rev 12:
// hdmi
module hdmi
#(parameter FREQ=25200000, FS=48000, CTS=25200, N=6144)
 (
   input        I_CLK_PIXEL,
   input        I_RESET,      
   input [7:0]  I_R,
   input [7:0]  I_G,
   input [7:0]  I_B,
   input        I_BLANK,
   input        I_HSYNC,
   input        I_VSYNC,
   input        I_ASPECT_169,
   input        I_AUDIO_ENABLE,
   input [15:0] I_AUDIO_PCM_L,
   input [15:0] I_AUDIO_PCM_R,
   output [9:0] O_RED,    
   output [9:0] O_GREEN,  
   output [9:0] O_BLUE    
);
Size: roughly 4,600 cells after synthesis, about 1,200 flip-flops, roughly 43,000 sq um of cells after synthesis.
make LEC_CHECK=0 CAP_MARGIN=20 CELL_PAD_IN_SITES_DETAIL_PLACEMENT=1 CELL_PAD_IN_SITES_GLOBAL_PLACEMENT=3 CORE_MARGIN=2 CORE_UTILIZATION=52 CTS_CLUSTER_DIAMETER=73 GPL_TIMING_DRIVEN=1 HOLD_SLACK_MARGIN=-0.09 MAX_ROUTING_LAYER=met4 MIN_ROUTING_LAYER=met1 PLACE_DENSITY_LB_ADDON=0.17 SETUP_SLACK_MARGIN=0.49 SLEW_MARGIN=20 finish   # period 13.9 ns
run.sh (not shown) runs the stock make flow with config.mk's settings and CLKGATE_MAP_FILE=.
Stage in which a tool error killed rev 12: global placement without I/O (3_1_place_gp_skip_io).
## Diff of input files: rev 13 against rev 12
- PLACE_DENSITY_LB_ADDON: 0.17 -> unset
- CELL_PAD_IN_SITES_GLOBAL_PLACEMENT: 3 -> unset
- CORE_UTILIZATION: 52 -> 72
- MIN_ROUTING_LAYER: met1 -> unset
- CTS_CLUSTER_DIAMETER: 73 -> unset
- ABC_AREA: unset -> 0
- CELL_PAD_IN_SITES_DETAIL_PLACEMENT: 1 -> unset
- SETUP_SLACK_MARGIN: 0.49 -> -0.45
- HOLD_SLACK_MARGIN: -0.09 -> unset
- MAX_ROUTING_LAYER: met4 -> unset
- CTS_CLUSTER_SIZE: unset -> 35
- GPL_TIMING_DRIVEN: 1 -> unset
- CAP_MARGIN: 20 -> 10
- the clock period (ns, I/O delays scaled along): 13.9 -> 5.0
[summary]
The flow completed for rev 13, but it is not clean: the layout still shows capacitance limit, slew limit, setup timing. Compared with rev 12, rev 13 shows a lower placeable core region. Re synthesized cell count: no difference whatsoever between rev 13 and rev 12. Area of the synthesized netlist per yosys stat came out exactly the same in rev 12 and rev 13. Share of the core filled by cells before placement up 20 points in rev 13 wrt rev 12. As of rev 13, number of rows in the core area had fallen by more than 10% compared to rev 12. From rev 13 to rev 12, register share after synthesis did not move at all. Compared with rev 12, full die area in rev 13 decreased by more than a quarter.


P:
Starting RTL as in the previous note.
clock: 12.8 ns
lec_check: 0
cap_margin: 25
core_margin: 2
core_utilization: 62
cts_cluster_size: 55
gpl_routability_driven: 1
max_routing_layer: met4
place_density_lb_addon: 0.25
setup_slack_margin: 0.35
slew_margin: 20
Changes in Q relative to P:
Settings: PLACE_DENSITY_LB_ADDON: 0.25 -> unset; GPL_ROUTABILITY_DRIVEN: 1 -> unset; CTS_CLUSTER_SIZE: 55 -> 35; HOLD_SLACK_MARGIN: unset -> -0.06; CAP_MARGIN: 25 -> 10; PLACE_DENSITY: unset -> 0.64; CTS_CLUSTER_DIAMETER: unset -> 29; SETUP_SLACK_MARGIN: 0.35 -> 1.55; CORE_UTILIZATION: 62 -> 72; the clock period (ns, I/O delays scaled along): 12.8 -> 6.75.
[summary]
P → Q: final critical-path setup slack now sits lower, total power now sits higher, post-route clock period utilization now sits higher, net switching power of the design now sits higher.
Finished, but not clean: Q, with max-capacitance violations, max-slew violations, negative setup slack.
The following lists how R was set up differently from Q:
Settings: clearing PLACE_DENSITY, which used to be 0.64; clearing MAX_ROUTING_LAYER, which used to be met4; swapping 72 for 21 in CORE_UTILIZATION; clearing CTS_CLUSTER_DIAMETER, which used to be 29; clearing SETUP_SLACK_MARGIN, which used to be 1.55; swapping 10 for 20 in CAP_MARGIN; clearing CTS_CLUSTER_SIZE, which used to be 35; clearing HOLD_SLACK_MARGIN, which used to be -0.06; swapping 6.75 for 10.9 in the clock period (ns, I/O delays scaled along).
Findings:
Diff Q..R | synthesized instance count | unchanged. Reported for R and Q, area after synthesis turned out identical to the last digit. Highest achievable clock rate shrinks by a few percent when moving from Q to R. Higher number of max-capacitance violations reported goes to Q over R. First-pass GRT wire length: R and Q compared, higher one is Q. The area overhead of the layout relative to synthesis of R falls short of that of Q by 3.7 points. From Q to R the numbers moved as follows: power density over the cells dropped about 60%, part of the power in combinational logic dropped 14 points, number of pins exceeding their max-slew limit in the final report dropped 4, share of the clock period used by the worst path after layout dropped 43 points, total power draw dropped about 60%. R | stages: all done | timing, DRC, antenna: all pass.


Starting RTL as in the previous note.
Settings: LEC_CHECK=0, ABC_AREA=1, CAP_MARGIN=20, CELL_PAD_IN_SITES_GLOBAL_PLACEMENT=0, CORE_MARGIN=2, CORE_UTILIZATION=38, PLACE_DENSITY_LB_ADDON=0.29, SLEW_MARGIN=20, TNS_END_PERCENT=20; clock period 5.4 ns.
The baseline finished but failed the layout checks on negative setup slack.
Change:
- CELL_PAD_IN_SITES_GLOBAL_PLACEMENT: 0 -> not set
- CORE_UTILIZATION: 38 -> 57
- CTS_CLUSTER_SIZE: not set -> 94
- PLACE_DENSITY_LB_ADDON: 0.29 -> not set
- TNS_END_PERCENT: 20 -> not set
- clock period: 5.4 -> 6.28 ns (I/O delays scaled with it)
The changed run reached the layout checks and failed them: negative setup slack; cell area came out lower by 1.7%; wire length went down by 2.4%; cell count drops by 8.6%; clock skew is higher by 3.8 ps; die area decreases by 33%.
Change:
- ABC_AREA: 1 -> not set
- CORE_UTILIZATION: 57 -> 70
- CTS_CLUSTER_SIZE: 94 -> 35
- SETUP_SLACK_MARGIN: not set -> 1.45
- clock period: 6.28 -> 5.06 ns (I/O delays scaled with it)
Outcome: The changed run finished with negative setup slack left; die area is lower by 19%; clock power rose by 18%; clock-buffer cell count decreases by 1; cell area goes down by 1.3%.


## juniper
hdmi again, from the RTL that the note above started with.
Settings: LEC_CHECK=0, ABC_AREA=1, CAP_MARGIN=5, CELL_PAD_IN_SITES_DETAIL_PLACEMENT=0, CORE_MARGIN=2, CORE_UTILIZATION=72, CTS_CLUSTER_DIAMETER=214, CTS_CLUSTER_SIZE=16, GPL_TIMING_DRIVEN=1, MAX_ROUTING_LAYER=met5, MIN_ROUTING_LAYER=met1, PLACE_DENSITY_LB_ADDON=0.01, SETUP_SLACK_MARGIN=1.44, SLEW_MARGIN=30, TNS_END_PERCENT=10; clock period 5.01 ns.
[juniper] flow finished | final checks: failed | reasons: negative setup slack
#### Input delta (zinc over juniper)
Settings: removing TNS_END_PERCENT (formerly 10); removing SETUP_SLACK_MARGIN (formerly 1.44); removing MIN_ROUTING_LAYER (formerly met1); removing PLACE_DENSITY_LB_ADDON (formerly 0.01); removing CTS_CLUSTER_DIAMETER (formerly 214); changing CAP_MARGIN from 5 to 20; removing MAX_ROUTING_LAYER (formerly met5); removing CELL_PAD_IN_SITES_DETAIL_PLACEMENT (formerly 0); changing CORE_UTILIZATION from 72 to 64; changing SLEW_MARGIN from 30 to 20; removing CTS_CLUSTER_SIZE (formerly 16); removing GPL_TIMING_DRIVEN (formerly 1); changing the clock period (ns, I/O delays scaled along) from 5.01 to 10.9.
zinc went all the way through the flow, and no timing, DRC or antenna check failed. The lower setup slack of the critical path after layout came out of juniper. | initial standard-cell utilization of the core | higher: juniper |. Comparing final core area utilization for zinc and juniper, the bigger number came from juniper.
Changes in delta relative to zinc:
Settings: SETUP_SLACK_MARGIN newly set to 1.3; ABC_AREA removed (was 1); CTS_CLUSTER_SIZE newly set to 35; CORE_UTILIZATION changed from 64 to 70; the clock period (ns, I/O delays scaled along) changed from 10.9 to 5.1.
Results
In summary, zinc completed successfully, with a layout that passed the timing, DRC and antenna checks.
Although delta finished all stages, its layout failed final checks on negative setup slack.
Total power: delta above zinc
Looking at largest power group, the combinational logic result is from delta; the sequential cells one comes from zinc.
Synthesized area per cell (delta vs. zinc) increases by a few percent
Changes observed in delta relative to zinc: clock-buffer cell count -2, overall die area decreased 9.0%, combinational gate power saw an increase, proportion of power drawn by the clock network decreased 10 points.
Input-level comparison between sierra and delta:
Settings: CTS_CLUSTER_SIZE: 35 -> unset; SETUP_SLACK_MARGIN: 1.3 -> unset; CORE_UTILIZATION: 70 -> 30; the clock period (ns, I/O delays scaled along): 5.1 -> 9.0.
==> comparison <==
- sierra against delta: remaining max-slew budget at the tightest pin climbed 3.4 points; combinational share of cell area dropped 1.1 points; total leakage power dropped 4.9%; met2 routing resource usage after global routing dropped 33 points; routed length on met1 climbed 2.7 mm.
- Looking at start point of the critical path, the delay_line.q_pipe[32] result is from delta; the delay_line.q_pipe[16] one comes from sierra.
- Diff delta -> sierra | die size | increase of about 130%
- Run comparison: delta capture point of the worst path enc2.dc_bias[3]; sierra capture point of the worst path enc0.dc_bias[3]
- Taking delta as the reference, in sierra slack of the critical path grew by 4.07 ns, internal power consumption shrank by 54%, total power of the final layout shrank by about 56%.
- Both conditions hold for sierra: the flow ran to the end and the final layout passed the timing, DRC and antenna checks.
- Every stage of delta finished as expected; the final checks, on the other hand, flagged negative setup slack, which means the layout fails.
The inputs of xenon differ from those of sierra as listed below.
Settings: CAP_MARGIN: 20 -> 40; CTS_CLUSTER_SIZE: unset -> 95; GPL_ROUTABILITY_DRIVEN: unset -> 0; CORE_ASPECT_RATIO: unset -> 0.52; SLEW_MARGIN: 20 -> 40; the clock period (ns, I/O delays scaled along): 9.0 -> 10.0.
xenon | status: complete | timing, DRC, antenna: pass
Taking sierra over xenon, the total power ratio works out to 1.12.
The instance count on the critical path reported for xenon is smaller than that of sierra by 2.
Compared with sierra, in xenon fraction of met3 tracks used by global routing +0.48 points, synthesized area now sits at about the same level.
Count of filler cells inserted in the layout: xenon lower than sierra


hdmi again, from the RTL that the note above started with.
Design hdmi, start of the top module:
module hdmi
#(parameter FREQ=25200000, FS=48000, CTS=25200, N=6144)
 (
   input        I_CLK_PIXEL,
   input        I_RESET,      
   input [7:0]  I_R,
   input [7:0]  I_G,
   input [7:0]  I_B,
   input        I_BLANK,
   input        I_HSYNC,
   input        I_VSYNC,
   input        I_ASPECT_169,
   input        I_AUDIO_ENABLE,
   input [15:0] I_AUDIO_PCM_L,
   input [15:0] I_AUDIO_PCM_R,
   output [9:0] O_RED,    
   output [9:0] O_GREEN,  
   output [9:0] O_BLUE    
);
   wire [9:0]   red;
   wire [9:0]   green;
   wire [9:0]   blue;
   wire [9:0]   enc0out;
   wire [9:0]   enc1out;
   wire [9:0]   enc2out;
   wire [29:0]  tx_in;
   wire [3:0]   tmds_d;
   wire         data;
   wire [3:0]   dataPacket0;
   wire [3:0]   dataPacket1;
   wire [3:0]   dataPacket2;
   wire [39:0]  delayLineIn;
   wire [39:0]  delayLineOut;
   wire [7:0]   ROut;
   wire [7:0]   GOut;
   wire [7:0]   BOut;
   wire         hSyncOut;
   wire         vSyncOut;
   wire         vdeOut;
   wire         dataOut;
   wire [1:0]   vhSyncOut;
   reg          prevBlank;
  ...
==> flow/config.mk <==
export PLATFORM = sky130hd
export DESIGN_NAME = hdmi
export DESIGN_NICKNAME = hdmi
export VERILOG_FILES = /design/flow/design.v
export SDC_FILE = /design/flow/constraint.sdc
export NUM_CORES = 4
export LEC_CHECK = 0
export CAP_MARGIN = 20
export CELL_PAD_IN_SITES_DETAIL_PLACEMENT = 0
export CORE_MARGIN = 2
export CORE_UTILIZATION = 70
export CTS_CLUSTER_DIAMETER = 378
export CTS_CLUSTER_SIZE = 16
export GPL_TIMING_DRIVEN = 1
export MAX_ROUTING_LAYER = met5
export MIN_ROUTING_LAYER = met1
export PLACE_DENSITY_LB_ADDON = 0.06
export SETUP_SLACK_MARGIN = 1.36
export SLEW_MARGIN = 20
==> flow/constraint.sdc <==
create_clock -name core_clock -period 5.85 [get_ports {I_CLK_PIXEL}]
set_input_delay 1.1700 -clock core_clock [delete_from_list [all_inputs] [get_ports {I_CLK_PIXEL}]]
set_output_delay 1.1700 -clock core_clock [all_outputs]
set_load 0.01 [all_outputs]
The baseline ran to the end with violations: negative setup slack.
==> next run, changes <==
Settings changed: ABC_AREA from default to 1, CELL_PAD_IN_SITES_DETAIL_PLACEMENT 0 to default, CORE_UTILIZATION 70 to 25, CTS_CLUSTER_DIAMETER 378 to 229, CTS_CLUSTER_SIZE 16 to default, GPL_TIMING_DRIVEN 1 to default, HOLD_SLACK_MARGIN from default to 0.29, MIN_ROUTING_LAYER met1 to met2, PLACE_DENSITY_LB_ADDON 0.06 to default, SETUP_SLACK_MARGIN 1.36 to default.
Clock period 5.85 ns to 10.0 ns, I/O delays scaled along.
After rerunning: Now the flow went through all stages and came out clean. Cell area went up by a few percent. Via count grows by well over a third. Maximum frequency shrinks by roughly a tenth. Sequential cell count is unchanged. Total power fell by well over a third. Count of clock-buffer cells in the layout rises by 65. Utilization decreases by 51 points. Worst setup slack gets better by 3.2 ns. First-iteration DRC count went up by well over a third. Global-route usage goes down by 13 points.
==> next run, changes <==
Settings changed: CAP_MARGIN 20 to 30, CELL_PAD_IN_SITES_DETAIL_PLACEMENT from default to 2, CORE_ASPECT_RATIO from default to 0.63, CORE_MARGIN 2 to 5, CORE_UTILIZATION 25 to 27, CTS_CLUSTER_DIAMETER 229 to default, CTS_CLUSTER_SIZE from default to 95, GPL_ROUTABILITY_DRIVEN from default to 0, HOLD_SLACK_MARGIN 0.29 to -0.07, MAX_ROUTING_LAYER met5 to default, MIN_ROUTING_LAYER met2 to default, PLACE_DENSITY_LB_ADDON from default to 0.28, SLEW_MARGIN 20 to 40.
=> The changed run completed without violations. Combinational power climbs by 9.3%. Total power climbs by 4.2%. Via count drops by 23%.
==> next run, changes <==
Settings changed: CAP_MARGIN 30 to 5, CELL_PAD_IN_SITES_DETAIL_PLACEMENT 2 to default, CORE_ASPECT_RATIO 0.63 to default, CORE_MARGIN 5 to 2, CORE_UTILIZATION 27 to 70, CTS_CLUSTER_SIZE 95 to 27, GPL_ROUTABILITY_DRIVEN 0 to default, HOLD_SLACK_MARGIN -0.07 to 0.29, PLACE_DENSITY_LB_ADDON 0.28 to default, SETUP_SLACK_MARGIN from default to 1.27.
Clock period 10.0 ns to 5.0 ns, I/O delays scaled along.
With this change the flow finished but failed the layout checks on negative setup slack.
Die area came out lower by 62%.
Worst setup slack loses 3.3 ns.
Sequential share of layout area fell by 0.28 points.
Cell count is lower by 16%.
Power is estimated from default activity; no workload was simulated.
